// enc_bundler_top
module enc_bundler_top(
	input  wire 						clk,
	input  wire 						nrst,
	input  wire 						bundling_features,
	input  wire [617-1:0]	bits_to_bundle,
	output logic 						encoded_bit
	);
Size: roughly 1700 cells after synthesis, about 1 flip-flops, roughly 620 I/O pins.
Settings: LEC_CHECK=0, ABC_AREA=1, CAP_MARGIN=20, CELL_PAD_IN_SITES_GLOBAL_PLACEMENT=0, CORE_ASPECT_RATIO=0.54, CORE_MARGIN=2, CORE_UTILIZATION=66, CTS_CLUSTER_DIAMETER=222, GPL_ROUTABILITY_DRIVEN=1, GPL_TIMING_DRIVEN=1, MAX_ROUTING_LAYER=met5, SETUP_SLACK_MARGIN=0.3, SLEW_MARGIN=20, TNS_END_PERCENT=60; clock period 6.28 ns.
run.sh (not shown) runs the stock make flow with config.mk's settings and CLKGATE_MAP_FILE=.
The baseline aborted during 5_1_grt (DPL-0033).
Then changed:
ABC_AREA = unset   (was 1)
CELL_PAD_IN_SITES_DETAIL_PLACEMENT = 1   (was unset)
CELL_PAD_IN_SITES_GLOBAL_PLACEMENT = 1   (was 0)
CORE_UTILIZATION = 56   (was 66)
CTS_CLUSTER_DIAMETER = 224   (was 222)
PLACE_DENSITY_LB_ADDON = 0.15   (was unset)
SLEW_MARGIN = 40   (was 20)
TNS_END_PERCENT = 95   (was 60)
clock period = 12.5 ns   (was 6.28 ns; I/O delays follow)
With this change the flow died in 3_3_place_gp.
Synthesized cell count decreases by 2.1%.
Area after synthesis decreases by 0.51%.
Die size increases by 17%.
Then changed:
CORE_UTILIZATION = 37   (was 56)
SLEW_MARGIN = 30   (was 40)
=> The changed run completed with no timing, DRC or antenna violations; die size went up by well over a third; area after synthesis does not change; synthesized cell count stays the same.

---

Starting RTL as in the previous note.
==> flow/config.mk <==
export PLATFORM = sky130hd
export DESIGN_NAME = enc_bundler_top
export DESIGN_NICKNAME = enc_bundler_top
export VERILOG_FILES = /design/flow/design.v
export SDC_FILE = /design/flow/constraint.sdc
export NUM_CORES = 4
export LEC_CHECK = 0
export ABC_AREA = 1
export CAP_MARGIN = 20
export CORE_MARGIN = 2
export CORE_UTILIZATION = 72
export CTS_CLUSTER_DIAMETER = 313
export CTS_CLUSTER_SIZE = 76
export PLACE_DENSITY = 0.35
export SETUP_SLACK_MARGIN = 0.72
export SLEW_MARGIN = 20
==> flow/constraint.sdc <==
create_clock -name core_clock -period 5.2 [get_ports {clk}]
set_input_delay 1.0400 -clock core_clock [delete_from_list [all_inputs] [get_ports {clk}]]
set_output_delay 1.0400 -clock core_clock [all_outputs]
set_load 0.01 [all_outputs]
The first run ended with an error in I/O pin placement on PPL-0024.
Next try:
- ABC_AREA: 1 -> not set
- CORE_UTILIZATION: 72 -> 58
- CTS_CLUSTER_DIAMETER: 313 -> not set
- CTS_CLUSTER_SIZE: 76 -> 79
- PLACE_DENSITY: 0.35 -> not set
- SETUP_SLACK_MARGIN: 0.72 -> -0.45
- clock period: 5.2 -> 6.53 ns (I/O delays scaled with it)
What happened:
- This time the run completed and failed the layout checks on negative setup slack
- area after synthesis goes down by 0.51%
- die area climbs by 23%
- synthesized cell count went down by 2.1%
Next try:
- CORE_UTILIZATION: 58 -> 42
- CTS_CLUSTER_SIZE: 79 -> not set
- PLACE_DENSITY: not set -> 0.6
- SETUP_SLACK_MARGIN: -0.45 -> not set
- clock period: 6.53 -> 11.8 ns (I/O delays scaled with it)
Effect: Now the flow completed without violations; setup slack gains 4.1 ns; synthesized area is unchanged; final area rises by 0.99%.
Next try:
- CORE_UTILIZATION: 42 -> 56
- CTS_CLUSTER_SIZE: not set -> 50
- PLACE_DENSITY: 0.6 -> not set
- SETUP_SLACK_MARGIN: not set -> 0.59
- TNS_END_PERCENT: not set -> 5
- clock period: 11.8 -> 6.53 ns (I/O delays scaled with it)
This time the run finished but failed the layout checks on negative setup slack. Flip-flop count does not change. Routed wire length came out lower by 0.90%. Worst setup slack loses 4.1 ns.

---

Starting RTL as in the previous note.
Settings: LEC_CHECK=0, CAP_MARGIN=20, CORE_MARGIN=2, CORE_UTILIZATION=56, HOLD_SLACK_MARGIN=0.3, SETUP_SLACK_MARGIN=-0.58, SLEW_MARGIN=20, TNS_END_PERCENT=5; clock period 6.53 ns.
The starting point finished but failed the layout checks on negative setup slack.
Then changed:
Settings changed: CORE_UTILIZATION 56 to 65, CTS_CLUSTER_SIZE set to 48, HOLD_SLACK_MARGIN 0.3 to not set, SETUP_SLACK_MARGIN -0.58 to not set, TNS_END_PERCENT 5 to not set.
Clock period 6.53 ns to 10.9 ns, I/O delays scaled along.
- The new run aborted during I/O pin placement (3_2_place_iop)
- area after synthesis stays the same
- die size went down by 14%
- synthesized cell count stays the same
Then changed:
Settings changed: CELL_PAD_IN_SITES_GLOBAL_PLACEMENT set to 2, CORE_UTILIZATION 65 to 40, CTS_CLUSTER_DIAMETER set to 198, CTS_CLUSTER_SIZE 48 to not set.
Clock period 10.9 ns to 12.5 ns, I/O delays scaled along.
What happened: With this change the flow ran to the end with no violations; synthesized cell count is unchanged; die area is higher by 61%; synthesized area does not change.
Then changed:
Settings changed: ABC_AREA set to 1, CORE_ASPECT_RATIO set to 0.5, HOLD_SLACK_MARGIN set to 0.15.
Effect:
- sequential cell count does not change
- utilization increases by 0.16 points
- setup slack is better by 180 ps
- routed wire length went down by 2.1%
- via count drops by 0.51%
- final area goes up by 0.49%
- hold slack degrades by 150 ps

---

== run 1 ==
The RTL this note starts from:
==> flow/design.v <==
module enc_bundler(
	input wire 						bundling_features,
    input wire [617-1:0]	bits_to_bundle,
    output wire 					thresholded_bit
    );
	localparam integer ENCODING_BIT_THR = 6;
    logic [1:0] tree_add_lvl_0	[0:307];
    wire  [2:0] tree_add_lvl_1	[0:153];
    wire  [3:0] tree_add_lvl_2	[0:76];
    wire  [4:0] tree_add_lvl_3	[0:38];
    wire  [5:0] tree_add_lvl_4	[0:18];
    wire  [6:0] tree_add_lvl_5	[0:9];
    wire  [7:0] tree_add_lvl_6	[0:4];
    wire  [8:0] tree_add_lvl_7	[0:1];
    wire  [9:0] tree_add_lvl_8;
    wire  [9:0] accumulated_sum;
	always_comb begin
			for (int i = 0; i < 308; i++ ) begin
			  tree_add_lvl_0[i] = bits_to_bundle[2*i] + bits_to_bundle[(2*i)+1];
			end
	end
    for (genvar i = 0; i < 154; i++ ) begin
      assign tree_add_lvl_1[i] = tree_add_lvl_0[2*i] + tree_add_lvl_0[(2*i)+1];
    end
    for (genvar i = 0; i < 77; i++ ) begin
      assign tree_add_lvl_2[i] = tree_add_lvl_1[2*i] + tree_add_lvl_1[(2*i)+1];
    end
    for (genvar i = 0; i < 38; i++ ) begin
      assign tree_add_lvl_3[i] = tree_add_lvl_2[2*i] + tree_add_lvl_2[(2*i)+1];
    end
    assign tree_add_lvl_3[38] = tree_add_lvl_2[76] + bits_to_bundle[616];
    for (genvar i = 0; i < 19; i++ ) begin
      assign tree_add_lvl_4[i] = tree_add_lvl_3[2*i] + tree_add_lvl_3[(2*i)+1];
    end
    for (genvar i = 0; i < 9; i++ ) begin
      assign tree_add_lvl_5[i] = tree_add_lvl_4[2*i] + tree_add_lvl_4[(2*i)+1];
    end
    assign tree_add_lvl_5[9] = tree_add_lvl_4[18] + tree_add_lvl_3[38];
    for (genvar i = 0; i < 5; i++ ) begin
      assign tree_add_lvl_6[i] = tree_add_lvl_5[2*i] + tree_add_lvl_5[(2*i)+1];
    end
    for (genvar i = 0; i < 2; i++ ) begin
      assign tree_add_lvl_7[i] = tree_add_lvl_6[2*i] + tree_add_lvl_6[(2*i)+1];
    end
    assign tree_add_lvl_8 = tree_add_lvl_7[0] + tree_add_lvl_7[1];
    assign accumulated_sum = tree_add_lvl_8 + tree_add_lvl_6[4]; 
    assign thresholded_bit = (accumulated_sum > ENCODING_BIT_THR) ? 1'b1 : 1'b0;
endmodule  
module enc_bundler_top(
	input  wire 						clk,
	input  wire 						nrst,
	input  wire 						bundling_features,
	input  wire [617-1:0]	bits_to_bundle,
	output logic 						encoded_bit
	);
	wire thresholded_bit;
	enc_bundler ENC_BUNDLER(
		.bundling_features					(bundling_features),
		.bits_to_bundle						(bits_to_bundle),
		.thresholded_bit					(thresholded_bit)
	);
	always_ff @(posedge clk or negedge nrst) begin
		if (!nrst) begin
			encoded_bit <= 1'b0;
		end
		else if (bundling_features) begin
			encoded_bit <= thresholded_bit;
		end
		else begin
			encoded_bit <= encoded_bit;
		end
	end
endmodule
make LEC_CHECK=0 CAP_MARGIN=20 CELL_PAD_IN_SITES_GLOBAL_PLACEMENT=1 CORE_ASPECT_RATIO=1.2 CORE_MARGIN=2 CORE_UTILIZATION=45 CTS_CLUSTER_DIAMETER=399 CTS_CLUSTER_SIZE=70 GPL_ROUTABILITY_DRIVEN=1 GPL_TIMING_DRIVEN=0 MAX_ROUTING_LAYER=met5 PLACE_DENSITY=0.38 SETUP_SLACK_MARGIN=-1.15 SLEW_MARGIN=20 TNS_END_PERCENT=10 finish   # period 12.5 ns
Input changes introduced in run 2 (baseline for comparison: run 1):
Settings: CORE_UTILIZATION changed from 45 to 40; MAX_ROUTING_LAYER removed (was met5); CTS_CLUSTER_SIZE removed (was 70); CORE_ASPECT_RATIO removed (was 1.2); CTS_CLUSTER_DIAMETER removed (was 399); SETUP_SLACK_MARGIN removed (was -1.15); GPL_TIMING_DRIVEN removed (was 0); TNS_END_PERCENT removed (was 10); GPL_ROUTABILITY_DRIVEN removed (was 1); CELL_PAD_IN_SITES_GLOBAL_PLACEMENT removed (was 1); PLACE_DENSITY changed from 0.38 to 0.6.
## What came out
Compared with run 1, run 2 shows a wire length of the first global-routing pass that is about 7% higher.
On buffer count from post-CTS setup fixing, run 2 and run 1 are neck and neck.
Going from run 1 to run 2, signed area change from the synthesized netlist to the final layout grows by 0.44 points.
Run 2 vs. run 1: design area now sits higher, routed wire length has increased.
From run 1 to run 2 the numbers moved as follows: pre-CTS setup slack shows an increase of 0.099 ns, actual transition at the worst max-transition pin now sits lower, via count rose by 91.
Relative to run 1, global routing usage on met2 decreased by 3.7 points in run 2.
diff inputs: run 2 => run 3
Settings: an added ABC_AREA of 0; a deleted PLACE_DENSITY that had been 0.6; an added CTS_CLUSTER_DIAMETER of 39; an added CELL_PAD_IN_SITES_GLOBAL_PLACEMENT of 1; an added TNS_END_PERCENT of 60; an added GPL_ROUTABILITY_DRIVEN of 0; an added CELL_PAD_IN_SITES_DETAIL_PLACEMENT of 2; an added CORE_ASPECT_RATIO of 1.94; an added PLACE_DENSITY_LB_ADDON of 0.29.
Findings:
Run 3 vs run 2 on core outline area: run 3 is the lower one.
Taking run 2 as the reference, in run 3 synthesized area held steady; number of rows created at floorplan grew by 29.
The flow ended early for run 3: it failed with a tool error in detailed placement (3_5_place_dp).
Input changes introduced in run 4 (baseline for comparison: run 3):
Settings: removing CELL_PAD_IN_SITES_DETAIL_PLACEMENT (formerly 2); setting CTS_CLUSTER_SIZE to 90 for the first time; changing CTS_CLUSTER_DIAMETER from 39 to 281; setting MIN_ROUTING_LAYER to met2 for the first time; setting SETUP_SLACK_MARGIN to -0.88 for the first time; changing TNS_END_PERCENT from 60 to 10; removing GPL_ROUTABILITY_DRIVEN (formerly 0); removing CELL_PAD_IN_SITES_GLOBAL_PLACEMENT (formerly 1); removing CORE_ASPECT_RATIO (formerly 1.94); changing PLACE_DENSITY_LB_ADDON from 0.29 to 0.04; removing ABC_AREA (formerly 0); changing CORE_UTILIZATION from 40 to 27.
[summary]
The final layout from run 4, which completed every stage, passed the timing, design-rule and antenna checks at the end of the flow.
From run 4 to run 3, yosys synthesis chip area did not move at all.
Comparing run 4 and run 3, the higher die area was measured on run 4.
Reported for run 4 and run 3, synthesized net count turned out identical to the last digit.
Run 4 against run 3; core region area is up by more than a quarter.
Height of the die shrinks by more than 10% when moving from run 3 to run 4.
On die width, the higher figure sits with run 4, not run 3.

---

## the reference run
Starts from the design.v that is shown in full above.
==> flow/config.mk <==
export PLATFORM = sky130hd
export DESIGN_NAME = enc_bundler_top
export DESIGN_NICKNAME = enc_bundler_top
export VERILOG_FILES = /design/flow/design.v
export SDC_FILE = /design/flow/constraint.sdc
export NUM_CORES = 4
export LEC_CHECK = 0
export ABC_AREA = 1
export CAP_MARGIN = 20
export CORE_ASPECT_RATIO = 0.5
export CORE_MARGIN = 2
export CORE_UTILIZATION = 72
export CTS_CLUSTER_DIAMETER = 352
export CTS_CLUSTER_SIZE = 99
export HOLD_SLACK_MARGIN = 0.29
export PLACE_DENSITY = 0.35
export SETUP_SLACK_MARGIN = 0.97
export SLEW_MARGIN = 20
==> flow/constraint.sdc <==
create_clock -name core_clock -period 3.29 [get_ports {clk}]
set_input_delay 0.6580 -clock core_clock [delete_from_list [all_inputs] [get_ports {clk}]]
set_output_delay 0.6580 -clock core_clock [all_outputs]
set_load 0.01 [all_outputs]
What ended the reference run was a tool error in detailed placement (3_5_place_dp); the run never finished.
The inputs of the trial run differ from those of the reference run as listed below.
Settings: clearing HOLD_SLACK_MARGIN, which used to be 0.29; swapping 0.35 for 0.6 in PLACE_DENSITY; clearing CORE_ASPECT_RATIO, which used to be 0.5.
Results
- The flow ended early for the trial run: it failed with a tool error in I/O pin placement (3_2_place_iop).
- Summary of the trial run over the reference run: number of cells produced by synthesis ~0 delta, area after synthesis ~0 delta, share of synthesized cell area in full adder, half adder and majority cells ~0 delta, overall chip area ~0 delta.
- Effective utilization at floorplan on the trial run is down relative to the reference run.
- Die extent in x (the reference run / the trial run): 1.4

---

// enc_bundler_top: RTL as listed in full above, without the edits since
==> flow/config.mk <==
export PLATFORM = sky130hd
export DESIGN_NAME = enc_bundler_top
export DESIGN_NICKNAME = enc_bundler_top
export VERILOG_FILES = /design/flow/design.v
export SDC_FILE = /design/flow/constraint.sdc
export NUM_CORES = 4
export LEC_CHECK = 0
export CAP_MARGIN = 20
export CELL_PAD_IN_SITES_GLOBAL_PLACEMENT = 1
export CORE_ASPECT_RATIO = 0.54
export CORE_MARGIN = 2
export CORE_UTILIZATION = 57
export CTS_CLUSTER_DIAMETER = 224
export CTS_CLUSTER_SIZE = 80
export GPL_ROUTABILITY_DRIVEN = 0
export GPL_TIMING_DRIVEN = 1
export MAX_ROUTING_LAYER = met5
export PLACE_DENSITY = 0.6
export SETUP_SLACK_MARGIN = 0.3
export SLEW_MARGIN = 25
export TNS_END_PERCENT = 5
==> flow/constraint.sdc <==
create_clock -name core_clock -period 6.53 [get_ports {clk}]
set_input_delay 1.3060 -clock core_clock [delete_from_list [all_inputs] [get_ports {clk}]]
set_output_delay 1.3060 -clock core_clock [all_outputs]
set_load 0.01 [all_outputs]
The first run ran to the end with violations: negative setup slack.
Next try:
Settings changed: CELL_PAD_IN_SITES_GLOBAL_PLACEMENT 1 to unset, CORE_ASPECT_RATIO 0.54 to unset, CORE_UTILIZATION 57 to 66, CTS_CLUSTER_DIAMETER 224 to unset, CTS_CLUSTER_SIZE 80 to 72, GPL_ROUTABILITY_DRIVEN 0 to unset, GPL_TIMING_DRIVEN 1 to unset, MAX_ROUTING_LAYER met5 to unset, PLACE_DENSITY 0.6 to unset, SETUP_SLACK_MARGIN 0.3 to unset, SLEW_MARGIN 25 to 20, TNS_END_PERCENT 5 to unset.
Clock period 6.53 ns to 10.1 ns, I/O delays scaled along.
What happened:
- This time the run never finished: it broke off in I/O pin placement
- die size falls by roughly a tenth
- area after synthesis stays the same
- synthesized cell count is unchanged
Next try:
Settings changed: CORE_UTILIZATION 66 to 56, CTS_CLUSTER_DIAMETER set to 50, CTS_CLUSTER_SIZE 72 to 51, SETUP_SLACK_MARGIN set to 0.53.
Clock period 10.1 ns to 6.53 ns, I/O delays scaled along.
- The changed run reached the layout checks and failed them: negative setup slack
- die size rises by 17%
- synthesized area stays the same
- synthesized cell count does not change
Next try:
Settings changed: ABC_AREA set to 1, CORE_UTILIZATION 56 to 72, CTS_CLUSTER_DIAMETER 50 to unset, CTS_CLUSTER_SIZE 51 to unset, PLACE_DENSITY set to 0.6, SETUP_SLACK_MARGIN 0.53 to unset.
Clock period 6.53 ns to 3.29 ns, I/O delays scaled along.
Effect: The changed run ended with an error in I/O pin placement with PPL-0024; die size decreases by 21%; synthesized area is higher by 0.51%; synthesized cell count increases by 2.1%.
